// MACRegister
module MACRegister(
    input clk,
    input rst,
    input [1:0] opcode,
    input [15:0] a,
    input [15:0] b,
    output [31:0] dataOut
    );
clock: 6.67 ns
lec_check: 0
abc_area: 1
cap_margin: 20
core_margin: 2
core_utilization: 72
cts_cluster_diameter: 373
cts_cluster_size: 94
setup_slack_margin: -0.65
slew_margin: 20
tns_end_percent: 10
run.sh (not shown) runs the stock make flow with config.mk's settings and CLKGATE_MAP_FILE=.
The baseline finished with setup timing left.
Rerun with:
- ABC_AREA: 1 -> unset
- CTS_CLUSTER_DIAMETER: 373 -> unset
- CTS_CLUSTER_SIZE: 94 -> unset
- PLACE_DENSITY: unset -> 0.67
- SETUP_SLACK_MARGIN: -0.65 -> unset
- TNS_END_PERCENT: 10 -> unset
- clock period: 6.67 -> 15.1 ns (I/O delays scaled with it)
After rerunning: The new run ran to the end with violations: setup timing. Global-route usage rose by 2.9 points. Core utilization rose by 2.3 points. Routed wire length rose by a few percent. Final cell count fell by about a fifth.
Rerun with:
- CORE_UTILIZATION: 72 -> 40
- PLACE_DENSITY: 0.67 -> unset
- SETUP_SLACK_MARGIN: unset -> 1.0
- clock period: 15.1 -> 17.7 ns (I/O delays scaled with it)
What happened:
- Now the flow passed the timing, DRC and antenna checks
- utilization went down by 38 points
- sequential cell count is unchanged
- worst setup slack gains 2.3 ns
- critical path depth is lower by 2
- register-to-register slack improved by 2.8 ns
- routed wire length came out lower by 15%
- design area barely changes
- sequential share of layout area barely changes
Rerun with:
- CORE_ASPECT_RATIO: unset -> 1.11
- MAX_ROUTING_LAYER: unset -> met4
- SETUP_SLACK_MARGIN: 1.0 -> unset
- clock period: 17.7 -> 19.0 ns (I/O delays scaled with it)
With this change the flow did not get past detailed routing (5_2_route), error DRT-0255.
Global-route usage drops by 0.40 points.
Area after synthesis does not change.
Die size is about the same.
Synthesized cell count stays the same.

## job 6089
Starting RTL as in the previous note.
make LEC_CHECK=0 CAP_MARGIN=20 CORE_MARGIN=2 CORE_UTILIZATION=72 CTS_CLUSTER_SIZE=13 PLACE_DENSITY_LB_ADDON=0.06 SETUP_SLACK_MARGIN=1.6 SLEW_MARGIN=20 finish   # period 5.45 ns
The layout from job 6089, despite a flow that completed every stage, fails the layout checks, with the failing checks listed as setup timing.
What job 6023 does differently from job 6089 at the input level:
Settings: removing PLACE_DENSITY_LB_ADDON (formerly 0.06); changing CORE_UTILIZATION from 72 to 65; changing SETUP_SLACK_MARGIN from 1.6 to 1.0; removing CTS_CLUSTER_SIZE (formerly 13); changing the clock period (ns, I/O delays scaled along) from 5.45 to 19.2.
## What came out
Job 6023: no failed stages, no open violations at the end. The higher wire length of the first global-routing pass came out of job 6089. Going from job 6089 to job 6023, non-clock buffer count in the final layout shrank by more than a quarter. Delta (job 6023 minus job 6089): total number of placement rows saw an increase. [job 6023] die outline area rose 10% relative to job 6089. Looking at setup slack, job 6023 sits above job 6089. In job 6023 relative to job 6089, tapcell count had gone up by a few percent. Job 6089 has higher met2 usage in global routing than job 6023. Cell area, job 6089 and job 6023: larger value in job 6089. Job 6023 vs job 6089 — final layout net count dropped 81. Diff job 6089 -> job 6023 | core area | increase of about 10%.
Relative to job 6023, the following input files were edited for job 5626:
Settings: CAP_MARGIN now 15, was 20; CORE_UTILIZATION now 72, was 65; CTS_CLUSTER_SIZE now 98, previously not set; ABC_AREA now 1, previously not set; the clock period (ns, I/O delays scaled along) now 11.0, was 19.2.
==> comparison <==
Job 6023 went all the way through synthesis, placement and routing and the layout is clean on timing, DRC and antenna. Final checks on job 5626, whose flow otherwise completed, came back failing, citing setup timing. Compared with job 6023, in job 5626 total standard cell area after synthesis increased by 4.4% relative to the old numbers, share of the clock period used by the worst path higher. Job 6023 → job 5626: fraction of area in registers dropped 0.56 points, clock skew barely changed, met1 track utilization from global routing climbed 5.9 points. Core util | job 5626 vs job 6023 | job 5626 higher. Row post-synthesis chip area from yosys: job 5626 higher / job 6023 lower.
What job 3308 does differently from job 5626 at the input level:
Settings: swapping 15 for 40 in CAP_MARGIN; swapping 1.0 for -0.49 in SETUP_SLACK_MARGIN; clearing CTS_CLUSTER_SIZE, which used to be 98; clearing ABC_AREA, which used to be 1; putting CTS_CLUSTER_DIAMETER at 159 where nothing was set; swapping 11.0 for 15.3 in the clock period (ns, I/O delays scaled along).
Notes after the runs:
Across job 5626 and job 3308, no clean finish was achieved.
To summarise job 5626: no stage aborted, but the layout did not pass its checks, failing on setup timing.
From job 5626 to job 3308 the numbers moved as follows: area of the synthesized netlist per yosys stat moved down, wire length of the first global-routing pass rose by 710 µm.
Measured against job 5626, the synthesized cell count of job 3308 comes out at 0.802 times the reference value.
Job 3308 reports a higher fraction of standard cell area in multi-input logic than job 5626 does.

Starting RTL as in the previous note.
// MACRegister
module MACRegister(
    input clk,
    input rst,
    input [1:0] opcode,
    input [15:0] a,
    input [15:0] b,
    output [31:0] dataOut
    );
Settings: LEC_CHECK=0, CAP_MARGIN=35, CELL_PAD_IN_SITES_GLOBAL_PLACEMENT=0, CORE_ASPECT_RATIO=0.83, CORE_MARGIN=2, CORE_UTILIZATION=72, CTS_CLUSTER_DIAMETER=225, CTS_CLUSTER_SIZE=88, PLACE_DENSITY=0.41, SETUP_SLACK_MARGIN=3.69, SLEW_MARGIN=35, TNS_END_PERCENT=75; clock period 13.8 ns.
The first run produced a layout that fails on negative setup slack.
Rerun with:
==> flow/config.mk (replaced) <==
export PLATFORM = sky130hd
export DESIGN_NAME = MACRegister
export DESIGN_NICKNAME = MACRegister
export VERILOG_FILES = /design/flow/design.v
export SDC_FILE = /design/flow/constraint.sdc
export NUM_CORES = 4
export LEC_CHECK = 0
export CAP_MARGIN = 20
export CORE_MARGIN = 2
export CORE_UTILIZATION = 70
export CTS_CLUSTER_SIZE = 13
export SLEW_MARGIN = 20
==> flow/constraint.sdc (replaced) <==
create_clock -name core_clock -period 5.45 [get_ports {clk}]
set_input_delay 1.0900 -clock core_clock [delete_from_list [all_inputs] [get_ports {clk}]]
set_output_delay 1.0900 -clock core_clock [all_outputs]
set_load 0.01 [all_outputs]
After rerunning: The changed run finished with negative setup slack left; design area increases by a few percent; worst setup slack got worse by 6.6 ns; final cell count increases by a few percent.
Rerun with:
--- a/flow/config.mk
+++ b/flow/config.mk
@@ -7,6 +7,8 @@
 export LEC_CHECK = 0
-export CAP_MARGIN = 20
+export CAP_MARGIN = 0
 export CORE_MARGIN = 2
 export CORE_UTILIZATION = 70
+export CTS_CLUSTER_DIAMETER = 378
 export CTS_CLUSTER_SIZE = 13
+export SETUP_SLACK_MARGIN = 0.72
 export SLEW_MARGIN = 20
Outcome: The new run produced a layout that fails on negative setup slack; via count is lower by about 2%; cell count hardly moves; critical path depth goes down by 1; final area decreases by 0.56%; wire length went down by 4.0%; clock-buffer cell count is unchanged; die size does not change.
Rerun with:
==> flow/config.mk (replaced) <==
export PLATFORM = sky130hd
export DESIGN_NAME = MACRegister
export DESIGN_NICKNAME = MACRegister
export VERILOG_FILES = /design/flow/design.v
export SDC_FILE = /design/flow/constraint.sdc
export NUM_CORES = 4
export LEC_CHECK = 0
export CAP_MARGIN = 20
export CORE_MARGIN = 2
export CORE_UTILIZATION = 40
export SETUP_SLACK_MARGIN = 5.0
export SLEW_MARGIN = 20
==> flow/constraint.sdc (replaced) <==
create_clock -name core_clock -period 17.7 [get_ports {clk}]
set_input_delay 3.5400 -clock core_clock [delete_from_list [all_inputs] [get_ports {clk}]]
set_output_delay 3.5400 -clock core_clock [all_outputs]
set_load 0.01 [all_outputs]
The new run passed the timing, DRC and antenna checks.
Die area is higher by 72%.
Sequential share of layout area rose by 0.20 points.
Routed wire length shrinks by 16%.
Worst hold slack is worse by 0.010 ns.

MACRegister again, from the RTL that the note above started with.
make LEC_CHECK=0 ABC_AREA=0 CAP_MARGIN=35 CELL_PAD_IN_SITES_GLOBAL_PLACEMENT=0 CORE_ASPECT_RATIO=0.83 CORE_MARGIN=2 CORE_UTILIZATION=72 CTS_CLUSTER_DIAMETER=225 CTS_CLUSTER_SIZE=35 PLACE_DENSITY=0.41 SETUP_SLACK_MARGIN=2.56 SLEW_MARGIN=35 TNS_END_PERCENT=75 finish   # period 9.84 ns
The starting point completed, yet does not pass: negative setup slack.
Change:
Settings changed: ABC_AREA 0 to 1, CAP_MARGIN 35 to 20, CELL_PAD_IN_SITES_GLOBAL_PLACEMENT 0 to not set, CORE_ASPECT_RATIO 0.83 to not set, CTS_CLUSTER_DIAMETER 225 to 177, CTS_CLUSTER_SIZE 35 to 76, HOLD_SLACK_MARGIN set to 0.29, PLACE_DENSITY 0.41 to 0.35, SETUP_SLACK_MARGIN 2.56 to -0.59, SLEW_MARGIN 35 to 20, TNS_END_PERCENT 75 to 70.
Result: The changed run completed, yet does not pass: negative setup slack; routed wire length fell by 4.3%; final cell count rose by 19%; worst hold slack improved by 56 ps; die size rose by 4.3%; setup slack improved by 50 ps; flip-flop count stays the same; utilization fell by 4.5 points.
Change:
Settings changed: CTS_CLUSTER_DIAMETER 177 to not set, CTS_CLUSTER_SIZE 76 to not set, HOLD_SLACK_MARGIN 0.29 to not set, PLACE_DENSITY 0.35 to not set, SETUP_SLACK_MARGIN -0.59 to 1.0, TNS_END_PERCENT 70 to not set.
Clock period 9.84 ns to 11.4 ns, I/O delays scaled along.
What happened:
- The changed run finished but fails on negative setup slack
- first-iteration DRC count is lower by a few percent
- synthesized cell count does not change
- wire length is lower slightly
- via count is higher slightly
- global-route usage is lower by 1.1 points
Change:
Settings changed: CTS_CLUSTER_DIAMETER set to 177, CTS_CLUSTER_SIZE set to 76, PLACE_DENSITY_LB_ADDON set to 0.04, SETUP_SLACK_MARGIN 1.0 to -0.93.
Outcome: The new run completed, yet does not pass: negative setup slack; cell count is about the same; global-route usage drops by 0.81 points; setup slack gains 49 ps; first-iteration DRC count came out lower by 32%.

R:
Starting RTL as in the previous note.
make LEC_CHECK=0 ABC_AREA=1 CAP_MARGIN=15 CORE_ASPECT_RATIO=0.5 CORE_MARGIN=2 CORE_UTILIZATION=72 CTS_CLUSTER_DIAMETER=371 CTS_CLUSTER_SIZE=98 SETUP_SLACK_MARGIN=1.0 SLEW_MARGIN=20 finish   # period 11.0 ns
The final report for R shows a completed flow and a layout that fails verification, specifically setup timing.
Edits applied to the flow inputs when going from R to T:
Settings: a change of CORE_UTILIZATION from 72 to 40; a deleted SETUP_SLACK_MARGIN that had been 1.0; a deleted CTS_CLUSTER_DIAMETER that had been 371; an added MAX_ROUTING_LAYER of met4; a deleted CORE_ASPECT_RATIO that had been 0.5; a deleted CTS_CLUSTER_SIZE that had been 98; a change of CAP_MARGIN from 15 to 20; a change of the clock period (ns, I/O delays scaled along) from 11.0 to 29.9.
Results
Relative to R, tally of filler cells in the layout has gone up in T. Against R, tapcell count in T rose by more than half. Taking R as the reference, in T global-route wire length before repair saw a decrease; final weighted congestion in routability-driven placement went down about 6%; fraction of the core area covered by cells at the end of the flow dropped 41 points; total core area moved up; worst path buffer plus inverter count went down 1. R and T: one clean run, T; the rest did not finish clean. Taking R as the reference, in T placed standard-cell area dropped 3.5%; final worst slack increased 12850 ps.

MACRegister again, from the RTL that the note above started with.
make LEC_CHECK=0 CAP_MARGIN=20 CORE_MARGIN=2 CORE_UTILIZATION=9 SETUP_SLACK_MARGIN=1.0 SLEW_MARGIN=20 finish   # period 19.2 ns
Edit:
--- a/flow/config.mk
+++ b/flow/config.mk
@@ -10 +10 @@
-export CORE_UTILIZATION = 9
+export CORE_UTILIZATION = 71
==> flow/constraint.sdc (replaced) <==
create_clock -name core_clock -period 17.7 [get_ports {clk}]
set_input_delay 3.5400 -clock core_clock [delete_from_list [all_inputs] [get_ports {clk}]]
set_output_delay 3.5400 -clock core_clock [all_outputs]
set_load 0.01 [all_outputs]
The new run ran to the end with no violations; cell area is lower by 11%; hold slack gets better by 3.1 ps; via count rose by 0.93%; register-to-register slack loses 1600 ps; critical path depth does not change; routed wire length fell by 20%; clock-buffer cell count is unchanged; non-clock buffer count is higher by 10; worst setup slack got worse by 840 ps.

Starting RTL as in the previous note.
clock: 19.0 ns
lec_check: 0
abc_area: 1
cap_margin: 20
core_margin: 2
core_utilization: 38
cts_cluster_diameter: 343
cts_cluster_size: 100
hold_slack_margin: -0.09
slew_margin: 0
The baseline ran to the end with no violations.
Then changed:
--- a/flow/config.mk
+++ b/flow/config.mk
@@ -9 +9 @@
-export CAP_MARGIN = 20
+export CAP_MARGIN = 5
@@ -11 +11 @@
-export CORE_UTILIZATION = 38
+export CORE_UTILIZATION = 60
@@ -14,0 +15 @@
+export PLACE_DENSITY = 0.42
Final area fell by 2.8%. Core utilization rose by 23 points. Setup slack degrades by 71 ps.
Then changed:
==> flow/config.mk (replaced) <==
export PLATFORM = sky130hd
export DESIGN_NAME = MACRegister
export DESIGN_NICKNAME = MACRegister
export VERILOG_FILES = /design/flow/design.v
export SDC_FILE = /design/flow/constraint.sdc
export NUM_CORES = 4
export LEC_CHECK = 0
export CAP_MARGIN = 35
export CELL_PAD_IN_SITES_GLOBAL_PLACEMENT = 2
export CORE_ASPECT_RATIO = 1.11
export CORE_MARGIN = 7
export CORE_UTILIZATION = 40
export MAX_ROUTING_LAYER = met4
export PLACE_DENSITY_LB_ADDON = 0.25
export SLEW_MARGIN = 20
export TNS_END_PERCENT = 15
The changed run ran to the end with no violations.
Design area hardly moves.
Routed wire length goes down by 3.3%.
Die size rises by about 60%.
Global-route usage came out lower by 9.6 points.
Sequential cell count stays the same.
Cell count went down by 8.4%.
Register-to-register slack improved by 30 ps.
Worst hold slack got worse by 23 ps.
Then changed:
==> flow/config.mk (replaced) <==
export PLATFORM = sky130hd
export DESIGN_NAME = MACRegister
export DESIGN_NICKNAME = MACRegister
export VERILOG_FILES = /design/flow/design.v
export SDC_FILE = /design/flow/constraint.sdc
export NUM_CORES = 4
export LEC_CHECK = 0
export CAP_MARGIN = 20
export CORE_MARGIN = 2
export CORE_UTILIZATION = 60
export CTS_CLUSTER_DIAMETER = 343
export CTS_CLUSTER_SIZE = 100
export HOLD_SLACK_MARGIN = -0.09
export SLEW_MARGIN = 0
Result: The changed run passed the timing, DRC and antenna checks; critical path depth does not change; routed wire length is higher slightly; design area is lower slightly; non-clock buffer count is higher by 2.

## run A
Starting RTL as in the previous note.
clock: 19.0 ns
lec_check: 0
abc_area: 1
cap_margin: 0
core_margin: 2
core_utilization: 43
cts_cluster_diameter: 343
cts_cluster_size: 100
hold_slack_margin: -0.09
slew_margin: 0
Run A went all the way through synthesis, placement and routing and the layout is clean on timing, DRC and antenna.
Input-level comparison between run B and run A:
--- a/flow/config.mk
+++ b/flow/config.mk
@@ -9,6 +9,6 @@
 export CAP_MARGIN = 0
 export CORE_MARGIN = 2
-export CORE_UTILIZATION = 43
-export CTS_CLUSTER_DIAMETER = 343
+export CORE_UTILIZATION = 60
+export CTS_CLUSTER_DIAMETER = 189
 export CTS_CLUSTER_SIZE = 100
 export HOLD_SLACK_MARGIN = -0.09
### Flow results
Side by side, count of non-CTS buffers in the layout turned out lower in run B than in run A. Run B has final clock period utilization by the worst path below what run A had.
